exp/willow:
Design vedic_multiplier_32x32_pipelined, start of the top module:
module vedic_multiplier_32x32_pipelined(
    input clk,
    input [31:0] a, b,
    output reg [63:0] result_32x32
);
    wire [31:0] q0, q1, q2, q3;
    reg [31:0] q0_reg, q1_reg, q2_reg, q3_reg;
    reg [31:0] w1_reg;
    reg [47:0] w2, w3, w4_reg, w5_reg, w6_reg;
    reg [15:0] lo_d1, lo_d2, lo_d3;
    vedic_multiplier_16x16 v16_0(.a(a[15:0]), .b(b[15:0]), .result_16x16(q0));
    vedic_multiplier_16x16 v16_1(.a(a[15:0]), .b(b[31:16]), .result_16x16(q1));
    vedic_multiplier_16x16 v16_2(.a(a[31:16]), .b(b[15:0]), .result_16x16(q2));
    vedic_multiplier_16x16 v16_3(.a(a[31:16]), .b(b[31:16]), .result_16x16(q3));
    always @(posedge clk) begin
        q0_reg <= q0;
        q1_reg <= q1;
        q2_reg <= q2;
        q3_reg <= q3;
    end
    always @(posedge clk) begin
        w1_reg <= {16'b0, q0_reg[31:16]} + q1_reg;
    end
    always @(posedge clk) begin
        w2 <= {16'b0, q2_reg};
        w3 <= {q3_reg, 16'b0};
        w4_reg <= w2 + w3;
    end
    always @(posedge clk) begin
        w5_reg <= {16'b0, w1_reg};
        w6_reg <= w4_reg + w5_reg;
    end
    always @(posedge clk) begin
        lo_d1 <= q0_reg[15:0];
        lo_d2 <= lo_d1;
        lo_d3 <= lo_d2;
    end
	 always @(posedge clk) begin
	     result_32x32[63:16] <= w6_reg;
        result_32x32[15:0] <= lo_d3;
	 end 
endmodule
For scale: about 6800 cells after synthesis, ~460 flip-flops, roughly 62000 sq um of cells after synthesis.
Settings: LEC_CHECK=0, CAP_MARGIN=15, CORE_MARGIN=2, CORE_UTILIZATION=71, CTS_CLUSTER_SIZE=41, HOLD_SLACK_MARGIN=-0.1, MAX_ROUTING_LAYER=met4, PLACE_DENSITY=0.66, SLEW_MARGIN=20; clock period 9.32 ns.
run.sh (not shown) runs the stock make flow with config.mk's settings and CLKGATE_MAP_FILE=.
Finished, but not clean: exp/willow, with negative setup slack.
For exp/onyx, these inputs were changed with respect to exp/willow:
# exp/willow
export LEC_CHECK = 0
export CAP_MARGIN = 15
export CORE_MARGIN = 2
export CORE_UTILIZATION = 71
export CTS_CLUSTER_SIZE = 41
export HOLD_SLACK_MARGIN = -0.1
export MAX_ROUTING_LAYER = met4
export PLACE_DENSITY = 0.66
export SLEW_MARGIN = 20
create_clock -name core_clock -period 9.32 [get_ports {clk}]
# exp/onyx
export LEC_CHECK = 0
export CAP_MARGIN = 15
export CORE_MARGIN = 2
export CORE_UTILIZATION = 71
export MAX_ROUTING_LAYER = met4
export SLEW_MARGIN = 20
create_clock -name core_clock -period 9.63 [get_ports {clk}]
Results
Number of global-route vias before repair went down slightly going from exp/willow to exp/onyx.
Compared with exp/willow, exp/onyx shows routed via count divided by cell count lower by about 1.1%.
[exp/onyx] flow finished | final checks: failed | reasons: negative setup slack
Relative to exp/willow, fraction of met3 tracks used by global routing decreased by 0.51 points in exp/onyx.
exp/onyx against exp/willow: routed wire length moved down; post-synthesis to final-layout area growth -0.83 points.
## Diff of input files: exp/ember against exp/onyx
# exp/onyx
export LEC_CHECK = 0
export CAP_MARGIN = 15
export CORE_MARGIN = 2
export CORE_UTILIZATION = 71
export MAX_ROUTING_LAYER = met4
export SLEW_MARGIN = 20
create_clock -name core_clock -period 9.63 [get_ports {clk}]
# exp/ember
export LEC_CHECK = 0
export CAP_MARGIN = 20
export CORE_MARGIN = 2
export CORE_UTILIZATION = 40
export SLEW_MARGIN = 20
create_clock -name core_clock -period 11.2 [get_ports {clk}]
[summary]
exp/ember | stages: all done | timing, DRC, antenna: all pass
Of exp/onyx and exp/ember, the lower number of rows in the core area belongs to exp/onyx.
Looking at wire length of the first global-routing pass, exp/ember sits 21000 um lower than exp/onyx does.
Compared with exp/onyx, in exp/ember number of clock buffers in the layout picked up an extra 10, required time of the critical path picked up an extra 1.54 ns, cell count picked up an extra about 7%.
### exp/ember -> exp/juniper
# exp/ember
export LEC_CHECK = 0
export CAP_MARGIN = 20
export CORE_MARGIN = 2
export CORE_UTILIZATION = 40
export SLEW_MARGIN = 20
create_clock -name core_clock -period 11.2 [get_ports {clk}]
# exp/juniper
export LEC_CHECK = 0
export CAP_MARGIN = 20
export CORE_MARGIN = 2
export CORE_UTILIZATION = 72
export CTS_CLUSTER_SIZE = 95
export SETUP_SLACK_MARGIN = 0.53
export SLEW_MARGIN = 20
create_clock -name core_clock -period 8.69 [get_ports {clk}]
Findings:
- FAIL: exp/juniper; every other run in exp/juniper and exp/ember is clean
- exp/juniper had finished all stages when the layout checks came back failing, citing negative setup slack.
- The sequential fraction of total cell area number comes out lower for exp/juniper vs exp/ember.
- Note that the summed area of non-filler cells in the final layout recorded for exp/juniper amounts to 1.08 times the value seen in exp/ember.
- Changes observed in exp/juniper relative to exp/ember: pin count of the biggest net entering global routing shrank by 6.1%; met2 wire length shows an increase of about 43%; via count increased 11600; final routed wirelength across all metal layers went up by 77000 um; clock latency of the later-clocked register in the worst-skew pair picked up an extra 0.02 ns.
- exp/juniper — DRC marker count from the first detailed-route iteration 4214 higher, exp/ember as reference
- Taking exp/ember as the reference point, the global routing met1 resource utilization of exp/juniper rises by 23 points.
- In the reports for exp/juniper and exp/ember, the larger final worst hold slack belongs to exp/ember.
The following lists how exp/umber was set up differently from exp/juniper:
# exp/juniper
export LEC_CHECK = 0
export CAP_MARGIN = 20
export CORE_MARGIN = 2
export CORE_UTILIZATION = 72
export CTS_CLUSTER_SIZE = 95
export SETUP_SLACK_MARGIN = 0.53
export SLEW_MARGIN = 20
create_clock -name core_clock -period 8.69 [get_ports {clk}]
# exp/umber
export LEC_CHECK = 0
export CAP_MARGIN = 20
export CORE_MARGIN = 2
export CORE_UTILIZATION = 25
export SLEW_MARGIN = 20
create_clock -name core_clock -period 14.8 [get_ports {clk}]
==> comparison <==
exp/umber closes out successfully: all stages finished, all timing, DRC and antenna checks passed. Diff exp/juniper -> exp/umber: count of buffers added by post-CTS timing repair for setup lost 80; area of placed instances shrank by about 6%.
Input-level comparison between exp/nickel and exp/umber:
# exp/umber
export LEC_CHECK = 0
export CAP_MARGIN = 20
export CORE_MARGIN = 2
export CORE_UTILIZATION = 25
export SLEW_MARGIN = 20
create_clock -name core_clock -period 14.8 [get_ports {clk}]
# exp/nickel
export LEC_CHECK = 0
export CAP_MARGIN = 15
export CORE_MARGIN = 2
export CORE_UTILIZATION = 71
export CTS_CLUSTER_SIZE = 41
export MAX_ROUTING_LAYER = met4
export SLEW_MARGIN = 20
create_clock -name core_clock -period 9.32 [get_ports {clk}]
Findings:
exp/nickel vs exp/umber, fraction of area in clock buffers and inverters went down by 0.39 points. From the logs: exp/nickel reached the end of the flow and failed the layout checks with negative setup slack. Of the two candidates, exp/umber has the better register-to-register path setup slack and exp/nickel the worse one. exp/nickel ended up with q0_reg[31] as its timing endpoint of the critical path; exp/umber ended up with q1_reg[29].


Setup of wip/ember:
Starting RTL as in the previous note.
clock: 8.47 ns
lec_check: 0
cap_margin: 30
cell_pad_in_sites_global_placement: 1
core_aspect_ratio: 1.04
core_margin: 2
core_utilization: 31
gpl_routability_driven: 0
gpl_timing_driven: 1
setup_slack_margin: 1.08
slew_margin: 0
tns_end_percent: 65
In wip/ember the implementation ran to completion but is not tape-out ready, as the final checks report setup timing.
> inputs changed (wip/ember -> wip/lagoon)
Settings: SLEW_MARGIN: 0 -> 20; CORE_UTILIZATION: 31 -> 34; CAP_MARGIN: 30 -> 20; HOLD_SLACK_MARGIN: unset -> 0.03; CORE_ASPECT_RATIO: 1.04 -> unset; GPL_TIMING_DRIVEN: 1 -> 0; ABC_AREA: unset -> 1; CELL_PAD_IN_SITES_GLOBAL_PLACEMENT: 1 -> unset; TNS_END_PERCENT: 65 -> unset; SETUP_SLACK_MARGIN: 1.08 -> unset; the clock period (ns, I/O delays scaled along): 8.47 -> 8.14.
==> results <==
The layout from wip/lagoon, despite a flow that completed every stage, fails the layout checks, with the failing checks listed as setup timing. Wire length of the first global-routing pass: wip/lagoon worse than wip/ember. Comparing wip/ember and wip/lagoon, the lower xor/xnor cell area share of the yosys netlist was measured on wip/lagoon. Relative to wip/ember, the number of cell instances on the worst register-to-register path of wip/lagoon is higher by 2. wip/lagoon: simple logic cell fraction of the synthesized area higher than wip/ember. Relative area of non-clock buffer cells in the final design: wip/lagoon vs wip/ember down 6.9 points. wip/ember -> wip/lagoon: clock network contribution to total cell area flat. Number of buffers and inverters on the critical path delta (wip/lagoon -> wip/ember): insignificant. Re standard-cell row count: wip/lagoon is 5 down on wip/ember.
Modified inputs, wip/quartz compared to wip/lagoon
Settings: setting SETUP_SLACK_MARGIN to 1.63 for the first time; changing CORE_UTILIZATION from 34 to 57; removing ABC_AREA (formerly 1); removing HOLD_SLACK_MARGIN (formerly 0.03); removing GPL_ROUTABILITY_DRIVEN (formerly 0); removing GPL_TIMING_DRIVEN (formerly 0); changing the clock period (ns, I/O delays scaled along) from 8.14 to 7.95.
[summary]
Diff wip/lagoon -> wip/quartz | global-route usage | increase of 8.9 points. Changes observed in wip/quartz relative to wip/lagoon: share of synthesized cell area in full adder, half adder and majority cells shows an increase of 2.9 points; fraction of the core area covered by cells at the end of the flow shows an increase of 31 points. Run comparison: wip/quartz startpoint of the most critical setup path b[17]; wip/lagoon startpoint of the most critical setup path a[0]. Delta (wip/quartz minus wip/lagoon): synthesized area shrank by about 7%, tally of unique sky130hd cells used after synthesis grew by 32. Complete run, failing final checks: wip/quartz, reason setup timing. [compare] base=wip/lagoon new=wip/quartz: post-synth area from yosys stat went down by 4600 um2; synthesis-to-finish area growth went up by 6.4 points.
Edits applied to the flow inputs when going from wip/quartz to wip/umber:
Settings: clearing SETUP_SLACK_MARGIN, which used to be 1.63; swapping 57 for 40 in CORE_UTILIZATION; putting GPL_ROUTABILITY_DRIVEN at 0 where nothing was set; swapping 20 for 30 in CAP_MARGIN; swapping 7.95 for 8.47 in the clock period (ns, I/O delays scaled along).
Re async set or reset register ratio after synthesis: no difference whatsoever between wip/umber and wip/quartz.
In wip/quartz the implementation ran to completion but is not tape-out ready, as the final checks report setup timing.
wip/umber: flow complete, layout not clean; failing: setup timing
Global-route total usage across every layer ends up higher on wip/quartz.
Against wip/quartz, wip/umber reports a number of logic stages on the critical path including buffering that is lower.
End-of-flow core utilization: wip/quartz and wip/umber compared, lower one is wip/umber
wip/umber ended up with more standard cells than wip/quartz.
The inputs of wip/violet differ from those of wip/umber as listed below.
Settings: clearing GPL_ROUTABILITY_DRIVEN, which used to be 0; swapping 30 for 20 in CAP_MARGIN; swapping 40 for 60 in CORE_UTILIZATION; swapping 8.47 for 11.2 in the clock period (ns, I/O delays scaled along).
### Flow results
- Clock-pin slew on the worst setup and hold paths essentially unchanged between wip/violet and wip/umber.
- [compare] base=wip/umber new=wip/violet: via count of the first global-routing pass moved down, post-cts sizing count moved down.
- wip/violet | status: complete | timing, DRC, antenna: pass
- From wip/umber to wip/violet the numbers moved as follows: number of core rows now smaller; global-route usage went up 7.8 points; met2 demand-to-capacity share in global routing now sits higher; synthesis-to-layout area growth dropped 12 points.
- The setup slack at placement of wip/violet was superior to that of wip/umber.
- Post-detailed-routing wire length on wip/violet is ahead of wip/umber.
